v3:
==> flow/design.v <==
module mult_unsigned #(
		parameter WIDTHA = 16,
		parameter WIDTHB = 24,
		parameter PIPELINE_DEPTH = 4
)
(
	input clk,rst,
	input [WIDTHA -1 :0] A,
	input [WIDTHB -1 :0] B,
	output [WIDTHA + WIDTHB - 1:0] result
);
reg [WIDTHA -1 :0] rA;
reg [WIDTHB -1 :0] rB;
reg [WIDTHA + WIDTHB - 1:0] M [PIPELINE_DEPTH-1:0];
integer i;
always @(posedge clk or posedge rst)
begin
	if (rst) begin
		rA <= 0;
		rB <= 0;
		for (i=0; i<PIPELINE_DEPTH; i=i+1)
		  M[i] <=0;
		end
	else
	begin
		rA <= A;
		rB <= B;
		M[0] <= rA * rB;
		for (i=0; i<PIPELINE_DEPTH-1; i=i+1)
			M[i+1] <= M[i];
	end
end
assign result = M[PIPELINE_DEPTH-1];
endmodule
clock: 11.8 ns
lec_check: 0
abc_area: 0
cap_margin: 20
cell_pad_in_sites_global_placement: 0
core_aspect_ratio: 0.66
core_margin: 5
core_utilization: 63
cts_cluster_diameter: 374
cts_cluster_size: 96
hold_slack_margin: 0.15
max_routing_layer: met4
min_routing_layer: met1
place_density: 0.67
setup_slack_margin: 0.09
slew_margin: 10
tns_end_percent: 80
run.sh (not shown) runs the stock make flow with config.mk's settings and CLKGATE_MAP_FILE=.
Input-level comparison between v5 and v3:
--- a/flow/config.mk
+++ b/flow/config.mk
@@ -12,5 +12,5 @@
 export CORE_MARGIN = 5
-export CORE_UTILIZATION = 63
+export CORE_UTILIZATION = 33
 export CTS_CLUSTER_DIAMETER = 374
-export CTS_CLUSTER_SIZE = 96
+export CTS_CLUSTER_SIZE = 66
 export HOLD_SLACK_MARGIN = 0.15
@@ -18,5 +18,5 @@
 export MIN_ROUTING_LAYER = met1
-export PLACE_DENSITY = 0.67
+export PLACE_DENSITY_LB_ADDON = 0.15
 export SETUP_SLACK_MARGIN = 0.09
-export SLEW_MARGIN = 10
+export SLEW_MARGIN = 5
 export TNS_END_PERCENT = 80
==> flow/constraint.sdc <==
create_clock -name core_clock -period 6.13 [get_ports {clk}]
set_input_delay 1.2260 -clock core_clock [delete_from_list [all_inputs] [get_ports {clk}]]
set_output_delay 1.2260 -clock core_clock [all_outputs]
set_load 0.01 [all_outputs]
==> comparison <==
- v5 has completed all stages; timing, DRC and antenna checks passed.
- Comparing v3 against v5, there is no change at all in number of enable-type register cells in the synthesized netlist.
- Summary of v5 over v3: sequential cell count held steady, worst-case reg-to-reg path depth grew by 4.8%, tally of clock buffers in the finished layout grew by 1.
What v55 does differently from v5 at the input level:
==> flow/config.mk <==
export PLATFORM = sky130hd
export DESIGN_NAME = mult_unsigned
export DESIGN_NICKNAME = mult_unsigned
export VERILOG_FILES = /design/flow/design.v
export SDC_FILE = /design/flow/constraint.sdc
export NUM_CORES = 4
export LEC_CHECK = 0
export ABC_AREA = 1
export CAP_MARGIN = 20
export CORE_MARGIN = 2
export CORE_UTILIZATION = 72
export MAX_ROUTING_LAYER = met4
export SLEW_MARGIN = 20
==> flow/constraint.sdc <==
create_clock -name core_clock -period 4.33 [get_ports {clk}]
set_input_delay 0.8660 -clock core_clock [delete_from_list [all_inputs] [get_ports {clk}]]
set_output_delay 0.8660 -clock core_clock [all_outputs]
set_load 0.01 [all_outputs]
For v55, the flow was terminated by a tool error in 5_1_grt and produced no final design. Diff v5 -> v55 | post-synthesis net count | increase of 432. Sort v5 and v55 by worst setup slack before clock tree synthesis desc -> top: v5. Compared with v5, in v55 number of cells produced by synthesis picked up an extra 432, die height lost 17%, total of cells resized after clock tree synthesis picked up an extra 104.
Modified inputs, v41 compared to v55
--- a/flow/config.mk
+++ b/flow/config.mk
@@ -7,7 +7,5 @@
 export LEC_CHECK = 0
-export ABC_AREA = 1
 export CAP_MARGIN = 20
 export CORE_MARGIN = 2
-export CORE_UTILIZATION = 72
-export MAX_ROUTING_LAYER = met4
+export CORE_UTILIZATION = 64
 export SLEW_MARGIN = 20
### Flow results
v41 -> stages 100% | layout checks FAIL | negative setup slack
Going from v55 to v41, the area fraction in compound gates after synthesis was found to have gone up by 2.8 points.
Summary — site row count, v41 relative to v55: higher, by 3.4%.
For synthesized area per cell, dividing the value from v55 by the value from v41 gives 0.833.
Summary of v41 over v55: post-cts sizing count increased 32%; net count entering floorplan went down 432; die size shows an increase of about 7%.
diff inputs: v41 => v32
--- a/flow/config.mk
+++ b/flow/config.mk
@@ -7,5 +7,8 @@
 export LEC_CHECK = 0
+export ABC_AREA = 1
 export CAP_MARGIN = 20
 export CORE_MARGIN = 2
-export CORE_UTILIZATION = 64
+export CORE_UTILIZATION = 72
+export CTS_CLUSTER_SIZE = 74
+export PLACE_DENSITY = 0.36
 export SLEW_MARGIN = 20
==> flow/constraint.sdc <==
create_clock -name core_clock -period 5.44 [get_ports {clk}]
set_input_delay 1.0880 -clock core_clock [delete_from_list [all_inputs] [get_ports {clk}]]
set_output_delay 1.0880 -clock core_clock [all_outputs]
set_load 0.01 [all_outputs]
==> results <==
The flow completed for v32, but it is not clean: the layout still shows negative setup slack. Worst hold slack, v41 and v32, lower one = v41. Compared with v41, v32 shows a higher routed length on met1. For cell area, v41 and v32 come out practically identical.
Modified inputs, v47 compared to v32
--- a/flow/config.mk
+++ b/flow/config.mk
@@ -11,4 +11,4 @@
 export CORE_UTILIZATION = 72
-export CTS_CLUSTER_SIZE = 74
-export PLACE_DENSITY = 0.36
+export PLACE_DENSITY = 0.78
+export SETUP_SLACK_MARGIN = -0.46
 export SLEW_MARGIN = 20
==> flow/constraint.sdc <==
create_clock -name core_clock -period 4.73 [get_ports {clk}]
set_input_delay 0.9460 -clock core_clock [delete_from_list [all_inputs] [get_ports {clk}]]
set_output_delay 0.9460 -clock core_clock [all_outputs]
set_load 0.01 [all_outputs]
### Flow results
- Diff v32 -> v47 | post-detailed-placement half-perimeter wirelength | up by more than 10%
- v47 did not make it past 5_1_grt, where a tool error ended it.
- | die size | v47 vs v32 | ≈ equal |
- For area of the placeable core, v47 and v32 come out practically identical.
- Total number of placement rows came out exactly the same in v32 and v47.
- v47: weighted congestion at the end of routability-driven global placement higher than v32
- Diff v32 -> v47 | placed standard-cell area | up by a few percent
- Clock sink count: v47 vs v32 identical
- Delta (v47 minus v32): horizontal die dimension stayed essentially flat, share of flip-flops with an asynchronous set or reset after synthesis essentially unchanged.
- Summary — number of post-CTS setup repair buffers, v47 relative to v32: higher, by 31.

========
## v6
Starts from the design.v that is shown in full above.
==> flow/config.mk <==
export PLATFORM = sky130hd
export DESIGN_NAME = mult_unsigned
export DESIGN_NICKNAME = mult_unsigned
export VERILOG_FILES = /design/flow/design.v
export SDC_FILE = /design/flow/constraint.sdc
export NUM_CORES = 4
export LEC_CHECK = 0
export CAP_MARGIN = 20
export CELL_PAD_IN_SITES_GLOBAL_PLACEMENT = 3
export CORE_ASPECT_RATIO = 1.05
export CORE_MARGIN = 2
export CORE_UTILIZATION = 40
export MAX_ROUTING_LAYER = met4
export MIN_ROUTING_LAYER = met2
export PLACE_DENSITY_LB_ADDON = 0.13
export SLEW_MARGIN = 20
==> flow/constraint.sdc <==
create_clock -name core_clock -period 8.0 [get_ports {clk}]
set_input_delay 1.6000 -clock core_clock [delete_from_list [all_inputs] [get_ports {clk}]]
set_output_delay 1.6000 -clock core_clock [all_outputs]
set_load 0.01 [all_outputs]
The inputs of v7 differ from those of v6 as listed below.
==> flow/config.mk <==
export PLATFORM = sky130hd
export DESIGN_NAME = mult_unsigned
export DESIGN_NICKNAME = mult_unsigned
export VERILOG_FILES = /design/flow/design.v
export SDC_FILE = /design/flow/constraint.sdc
export NUM_CORES = 4
export LEC_CHECK = 0
export CAP_MARGIN = 20
export CORE_MARGIN = 2
export CORE_UTILIZATION = 64
export SLEW_MARGIN = 20
==> flow/constraint.sdc <==
create_clock -name core_clock -period 5.33 [get_ports {clk}]
set_input_delay 1.0660 -clock core_clock [delete_from_list [all_inputs] [get_ports {clk}]]
set_output_delay 1.0660 -clock core_clock [all_outputs]
set_load 0.01 [all_outputs]
==> comparison <==
[flow] v7 | stages: complete | final checks: fail | reason: setup timing
v6 vs v7, standard cell with the maximum stage delay on the critical path: sky130_fd_sc_hd__dfrtp_1 vs sky130_fd_sc_hd__fa_1
Going from v6 to v7, cell area saw an increase, total stage count of the critical path went up, area of the synthesized netlist per yosys stat barely changed, global routing met1 resource utilization higher.
On worst setup slack: between v6 and v7, it ends up lower for v7.

========
Setup of job 7823:
RTL: the design.v shown in full above, as it stands there.
clock: 5.33 ns
lec_check: 0
abc_area: 1
cap_margin: 20
core_margin: 2
core_utilization: 72
cts_cluster_diameter: 39
place_density_lb_addon: 0.28
setup_slack_margin: 1.59
slew_margin: 20
Job 7823: flow complete, layout not clean; failing: negative setup slack
#### Input delta (job 7008 over job 7823)
# job 7823
export LEC_CHECK = 0
export ABC_AREA = 1
export CAP_MARGIN = 20
export CORE_MARGIN = 2
export CORE_UTILIZATION = 72
export CTS_CLUSTER_DIAMETER = 39
export PLACE_DENSITY_LB_ADDON = 0.28
export SETUP_SLACK_MARGIN = 1.59
export SLEW_MARGIN = 20
create_clock -name core_clock -period 5.33 [get_ports {clk}]
# job 7008
export LEC_CHECK = 0
export ABC_AREA = 1
export CAP_MARGIN = 20
export CORE_MARGIN = 2
export CORE_UTILIZATION = 72
export PLACE_DENSITY = 0.78
export SLEW_MARGIN = 20
create_clock -name core_clock -period 5.44 [get_ports {clk}]
Notes after the runs:
- Compared job 7008 vs job 7823, and met3 track utilization from global routing is down in job 7008.
- The met1 layer wirelength in the final routing in job 7823 is 1.2 times that in job 7008.
- Summary of the comparison: critical path data arrival time is lower in job 7008, relative to job 7823.
- The setup slack of job 7008 is larger than that of job 7823.
- Number of detailed-routing iterations run before antenna repair: job 7008 lower than job 7823
- The runs compared here, job 7823 and job 7008, all ended either early or with open violations.
- [job 7008] flow finished | final checks: failed | reasons: negative setup slack
- Utilization, job 7823 and job 7008: higher on job 7823
- Overall routed net length down 32% in job 7008 wrt job 7823
- | combined flip-flop and latch cell area | job 7823 vs job 7008 | ≈ equal |
Here is what was changed in the inputs of job 3852 compared with job 7008.
# job 7008
export LEC_CHECK = 0
export ABC_AREA = 1
export CAP_MARGIN = 20
export CORE_MARGIN = 2
export CORE_UTILIZATION = 72
export PLACE_DENSITY = 0.78
export SLEW_MARGIN = 20
create_clock -name core_clock -period 5.44 [get_ports {clk}]
# job 3852
export LEC_CHECK = 0
export CAP_MARGIN = 20
export CORE_MARGIN = 2
export CORE_UTILIZATION = 40
export SLEW_MARGIN = 20
create_clock -name core_clock -period 8.0 [get_ports {clk}]
==> comparison <==
- Job 3852 ends up with lower count of inverters other than clock inverters in the layout than job 7008 does.
- On depth of the most critical reg-to-reg path, the higher figure sits with job 7008, not job 3852.
- Against job 7008 as the reference, job 3852 delivers a higher sequential share of layout area.
- From job 7008 to job 3852 the numbers moved as follows: worst hold slack was more or less identical, share of synthesized cell area in and-or and or-and compound cells went up by 2.8 points.
- Job 3852 finished every stage and its layout cleared the timing, DRC and antenna checks.
- On flop count, job 7008 tracks job 3852 almost exactly.
- rB[4] as the first element of the critical path was reported by job 7008, and rA[1] by job 3852.

========
run A:
// mult_unsigned: RTL as listed in full above, without the edits since
clock: 8.0 ns
lec_check: 0
cap_margin: 20
cell_pad_in_sites_global_placement: 3
core_aspect_ratio: 1.05
core_margin: 2
core_utilization: 40
cts_cluster_diameter: 314
gpl_timing_driven: 0
max_routing_layer: met4
min_routing_layer: met2
place_density_lb_addon: 0.13
slew_margin: 15
#### Input delta (run B over run A)
- CORE_ASPECT_RATIO no longer set, was 1.05
- MIN_ROUTING_LAYER no longer set, was met2
- PLACE_DENSITY_LB_ADDON no longer set, was 0.13
- GPL_TIMING_DRIVEN no longer set, was 0
- CTS_CLUSTER_DIAMETER no longer set, was 314
- CAP_MARGIN now 35, was 20
- CELL_PAD_IN_SITES_GLOBAL_PLACEMENT no longer set, was 3
- MAX_ROUTING_LAYER no longer set, was met4
- HOLD_SLACK_MARGIN now 0.11, previously not set
- SLEW_MARGIN now 20, was 15
Findings:
On run B: final standard cell count with taps included and fillers excluded is about 1.8% lower than what run A gave. Relative to run A, sequential share of layout area increased by 0.22 points in run B. Looking at number of standard-cell rows in the floorplan, run B sits about 2.6% below run A. For the non-clock buffer instance count of the final layout, run B came in 61 lower than run A did. Run B does better than run A on routed wire length. Run B: maximum achievable frequency 16 MHz above run A. Higher clock latency on the worst-skew pair was reported by run A, not run B. On count of placed standard cells including taps: between run B and run A, it ends up higher for run A.
The inputs of run C differ from those of run B as listed below.
- CAP_MARGIN changed from 35 to 20
- CTS_CLUSTER_SIZE newly set to 95
- CTS_CLUSTER_DIAMETER newly set to 341
- CORE_UTILIZATION changed from 40 to 26
- TNS_END_PERCENT newly set to 20
- HOLD_SLACK_MARGIN changed from 0.11 to -0.07
- SLEW_MARGIN changed from 20 to 15
- PLACE_DENSITY newly set to 0.89
- CELL_PAD_IN_SITES_GLOBAL_PLACEMENT newly set to 0
Findings:
Run C | stages: all done | timing, DRC, antenna: all pass
Compare run B and run C | final period demand of the worst path higher: run C
Between run B and run C, setup slack after layout decreased.
Run B → run C: routed wire length flat.
Measured against each other, run B and run C differ in clock buffer count in the final layout, the lower figure coming from run C.
Run C vs run B — die width climbed by more than 10%
#### Input delta (run D over run C)
- CTS_CLUSTER_SIZE: 95 -> 99
- SLEW_MARGIN: 15 -> 20
- CORE_UTILIZATION: 26 -> 40
- CELL_PAD_IN_SITES_GLOBAL_PLACEMENT: 0 -> 1
[summary]
Run C: done, clean on timing, DRC and antenna. Run D ran to completion and came out clean on the timing, DRC and antenna checks. Vias: run D fewer than run C. Re routed wire length: run D is 0.78% down on run C. Horizontal extent of the die down 19% in run D wrt run C. Area added between synthesis and finish in run D is 2.5 points lower than in run C. Sort run D and run C by aggregate global-route resource usage asc -> top: run C. Sort run D and run C by clock buffer count in the final layout, descending, and run D comes first. Summary of run D over run C: post-layout minimum cycle time -41 ps.

========
Setup of run 1:
RTL: the design.v shown in full above, as it stands there.
clock: 11.8 ns
lec_check: 0
cap_margin: 20
cell_pad_in_sites_global_placement: 0
core_margin: 10
core_utilization: 59
cts_cluster_diameter: 160
cts_cluster_size: 100
hold_slack_margin: 0.21
min_routing_layer: met1
place_density: 0.81
setup_slack_margin: 0.09
slew_margin: 10
tns_end_percent: 20
Relative to run 1, the following input files were edited for run 2:
Settings: CORE_MARGIN changed from 10 to 2; CTS_CLUSTER_SIZE changed from 100 to 33; SETUP_SLACK_MARGIN removed (was 0.09); TNS_END_PERCENT changed from 20 to 50; PLACE_DENSITY changed from 0.81 to 0.63; CTS_CLUSTER_DIAMETER changed from 160 to 349; CORE_UTILIZATION changed from 59 to 72; ABC_AREA newly set to 1; the clock period (ns, I/O delays scaled along) changed from 11.8 to 5.65.
==> results <==
- In the metrics for run 2 and run 1, the one carrying the higher overall track demand over capacity in global routing is run 2.
- Sort run 2 and run 1 by synthesized chip area reported by yosys desc -> top: run 2
- Run 1 → run 2: cell count rose 465; fraction of area in registers fell 2.4 points.
- Of run 2 and run 1, run 2 shows the higher layout overhead on the synthesized area, with run 1 below it.
- Run 2 and run 1 ended up with nearly the same clock sink count.
- Against run 1 as the reference, run 2 delivers a higher area fraction in and, or, nand and nor cells after synthesis.
- Compared with run 1, in run 2 part of the cycle the worst path needs went up; hold slack increased 0.0041 ns.
Modified inputs, run 3 compared to run 2
Settings: swapping 33 for 96 in CTS_CLUSTER_SIZE; putting CORE_ASPECT_RATIO at 0.91 where nothing was set; putting SETUP_SLACK_MARGIN at 1.69 where nothing was set; clearing ABC_AREA, which used to be 1; clearing CTS_CLUSTER_DIAMETER, which used to be 349; clearing HOLD_SLACK_MARGIN, which used to be 0.21; swapping 0.63 for 0.67 in PLACE_DENSITY; swapping 5.65 for 5.95 in the clock period (ns, I/O delays scaled along).
==> comparison <==
In run 3 the implementation completed, yet the final layout does not meet the checks, the culprit being setup timing. Diff run 2 and run 3: post-route met1 wirelength higher in run 2. Number of stages on the worst setup path (lower): run 3. Compared with run 2, run 3 shows a synthesized cell count that is 432 lower. Comparing run 2 and run 3, yosys synthesis chip area is lower on run 3. Compared with run 2, run 3 shows a lower via count of the first global-routing pass. Run 3 against run 2: worst max-slew margin expressed relative to the limit now sits lower.
Changes in run 4 relative to run 3:
Settings: CORE_ASPECT_RATIO: 0.91 -> unset; HOLD_SLACK_MARGIN: unset -> 0.21; PLACE_DENSITY: 0.67 -> unset; SETUP_SLACK_MARGIN: 1.69 -> unset; CORE_UTILIZATION: 72 -> 56; the clock period (ns, I/O delays scaled along): 5.95 -> 5.65.
## What came out
Run 4 ran in full, but the layout does not pass; the checks complain about setup timing. Pin count of the biggest net entering global routing ends up lower on run 3. Changes observed in run 4 relative to run 3: via total after detailed routing shows a reduction of 1146; number of stages on the worst setup path went up; count of different cell masters after synthesis flat; relative slew slack went up by 6.6 points.
